==> flow/design.v (excerpt) <==
module fix_audio_ns(
	output reg ack, 
	output reg overflow, 
	output reg [16-1:0] tx_data, 
	input [16-1:0] rx_data, 
	input [16+16+16+4-1:0] conf, 
	input req, 
	input enable, 
	input rstn, clk 
);
Settings: LEC_CHECK=0, ABC_AREA=1, CAP_MARGIN=20, CORE_MARGIN=2, CORE_UTILIZATION=57, CTS_CLUSTER_SIZE=18, GPL_TIMING_DRIVEN=1, MAX_ROUTING_LAYER=met4, PLACE_DENSITY_LB_ADDON=0.07, SETUP_SLACK_MARGIN=5.0, SLEW_MARGIN=35, TNS_END_PERCENT=15; clock period 90.0 ns.
run.sh (not shown) runs the stock make flow with config.mk's settings and CLKGATE_MAP_FILE=.
The first run passed the timing, design-rule and antenna checks.
Then changed:
- CORE_UTILIZATION: 57 -> 72
- CTS_CLUSTER_DIAMETER: not set -> 208
- CTS_CLUSTER_SIZE: 18 -> 71
- TNS_END_PERCENT: 15 -> 5
- clock period: 90.0 -> 68.7 ns (I/O delays scaled with it)
What happened: With this change the flow aborted during global routing (5_1_grt) on GRT-0232. Area after synthesis is unchanged. Die area drops by 21%. Synthesized cell count is unchanged.
Then changed:
- ABC_AREA: 1 -> not set
- CORE_UTILIZATION: 72 -> 40
- CTS_CLUSTER_DIAMETER: 208 -> not set
- CTS_CLUSTER_SIZE: 71 -> not set
- GPL_TIMING_DRIVEN: 1 -> not set
- MAX_ROUTING_LAYER: met4 -> not set
- PLACE_DENSITY_LB_ADDON: 0.07 -> not set
- SETUP_SLACK_MARGIN: 5.0 -> not set
- SLEW_MARGIN: 35 -> 20
- TNS_END_PERCENT: 5 -> not set
- clock period: 68.7 -> 90.0 ns (I/O delays scaled with it)
Effect: With this change the flow completed with no timing, DRC or antenna violations. Die area grows by 76%. Synthesized cell count shrinks by 17%. Synthesized area shrinks by 1.5%.

* * *

Starting RTL as in the previous note.
clock: 83.8 ns
lec_check: 0
abc_area: 1
cap_margin: 20
core_margin: 2
core_utilization: 65
cts_cluster_size: 18
gpl_timing_driven: 1
max_routing_layer: met4
setup_slack_margin: 5.0
slew_margin: 35
tns_end_percent: 90
Rerun with:
ABC_AREA = unset   (was 1)
CORE_UTILIZATION = 72   (was 65)
CTS_CLUSTER_SIZE = unset   (was 18)
GPL_TIMING_DRIVEN = unset   (was 1)
MAX_ROUTING_LAYER = unset   (was met4)
PLACE_DENSITY_LB_ADDON = 0.24   (was unset)
SETUP_SLACK_MARGIN = unset   (was 5.0)
SLEW_MARGIN = 20   (was 35)
TNS_END_PERCENT = unset   (was 90)
clock period = 86.0 ns   (was 83.8 ns; I/O delays follow)
What happened: The new run ran to the end with no violations; cell area falls by 2.0%; worst hold slack improved by 0.0097 ns; clock-buffer cell count climbs by 4; register-to-register slack is worse by 4.8 ns; via count decreases by 2.3%; core utilization rises by 7.9 points; non-clock buffer count goes up by 33; worst setup slack got worse by 4.8 ns; synthesized area shrinks by 1.5%.
Rerun with:
ABC_AREA = 1   (was unset)
CORE_UTILIZATION = 62   (was 72)
CTS_CLUSTER_DIAMETER = 275   (was unset)
CTS_CLUSTER_SIZE = 96   (was unset)
PLACE_DENSITY_LB_ADDON = unset   (was 0.24)
clock period = 64.4 ns   (was 86.0 ns; I/O delays follow)
This time the run stopped in 5_1_grt on GRT-0232.
Die area increases by 18%.
Area after synthesis increases by 1.5%.
Synthesized cell count increases by about 20%.
Rerun with:
ABC_AREA = unset   (was 1)
CORE_UTILIZATION = 72   (was 62)
CTS_CLUSTER_DIAMETER = unset   (was 275)
CTS_CLUSTER_SIZE = unset   (was 96)
PLACE_DENSITY_LB_ADDON = 0.24   (was unset)
clock period = 90.0 ns   (was 64.4 ns; I/O delays follow)
=> Now the flow ran to the end with no violations; synthesized cell count shrinks by 17%; die area decreases by 15%; synthesized area shrinks by 1.5%.

* * *

fix_audio_ns again, from the RTL that the note above started with.
clock: 16.8 ns
lec_check: 0
abc_area: 1
cap_margin: 20
core_margin: 2
core_utilization: 72
cts_cluster_diameter: 400
cts_cluster_size: 100
place_density: 0.4
slew_margin: 20
The first run did not get past clock tree synthesis (4_1_cts) with DPL-0033.
==> next run, changes <==
- CORE_UTILIZATION: 72 -> 40
- CTS_CLUSTER_DIAMETER: 400 -> default
- CTS_CLUSTER_SIZE: 100 -> default
- GPL_TIMING_DRIVEN: default -> 0
- PLACE_DENSITY: 0.4 -> default
- SLEW_MARGIN: 20 -> 25
- clock period: 16.8 -> 90.0 ns (I/O delays scaled with it)
After rerunning: Now the flow produced a clean layout; synthesized cell count stays the same; synthesized area is unchanged; die area goes up by 79%.
==> next run, changes <==
- CELL_PAD_IN_SITES_DETAIL_PLACEMENT: default -> 1
- CELL_PAD_IN_SITES_GLOBAL_PLACEMENT: default -> 1
- GPL_ROUTABILITY_DRIVEN: default -> 0
What happened: The changed run finished with timing, DRC and antenna clean; cell count rose by 0.40%; worst hold slack degrades by 0.0032 ns; count of clock-buffer cells in the layout rose by 3; first-iteration DRC count fell by 19%; design area rose by about 0.8%; utilization rose by 0.37 points; fmax barely changes.
==> next run, changes <==
- ABC_AREA: 1 -> default
- CELL_PAD_IN_SITES_DETAIL_PLACEMENT: 1 -> default
- CELL_PAD_IN_SITES_GLOBAL_PLACEMENT: 1 -> default
- CORE_UTILIZATION: 40 -> 42
- GPL_ROUTABILITY_DRIVEN: 0 -> default
- GPL_TIMING_DRIVEN: 0 -> default
- SLEW_MARGIN: 25 -> 20
- clock period: 90.0 -> 86.2 ns (I/O delays scaled with it)
Outcome: Maximum frequency increases by a few percent. Wire length goes down by roughly a tenth. Final area went down by a few percent. Global-route usage came out lower by 2.9 points. Clock skew is about the same.
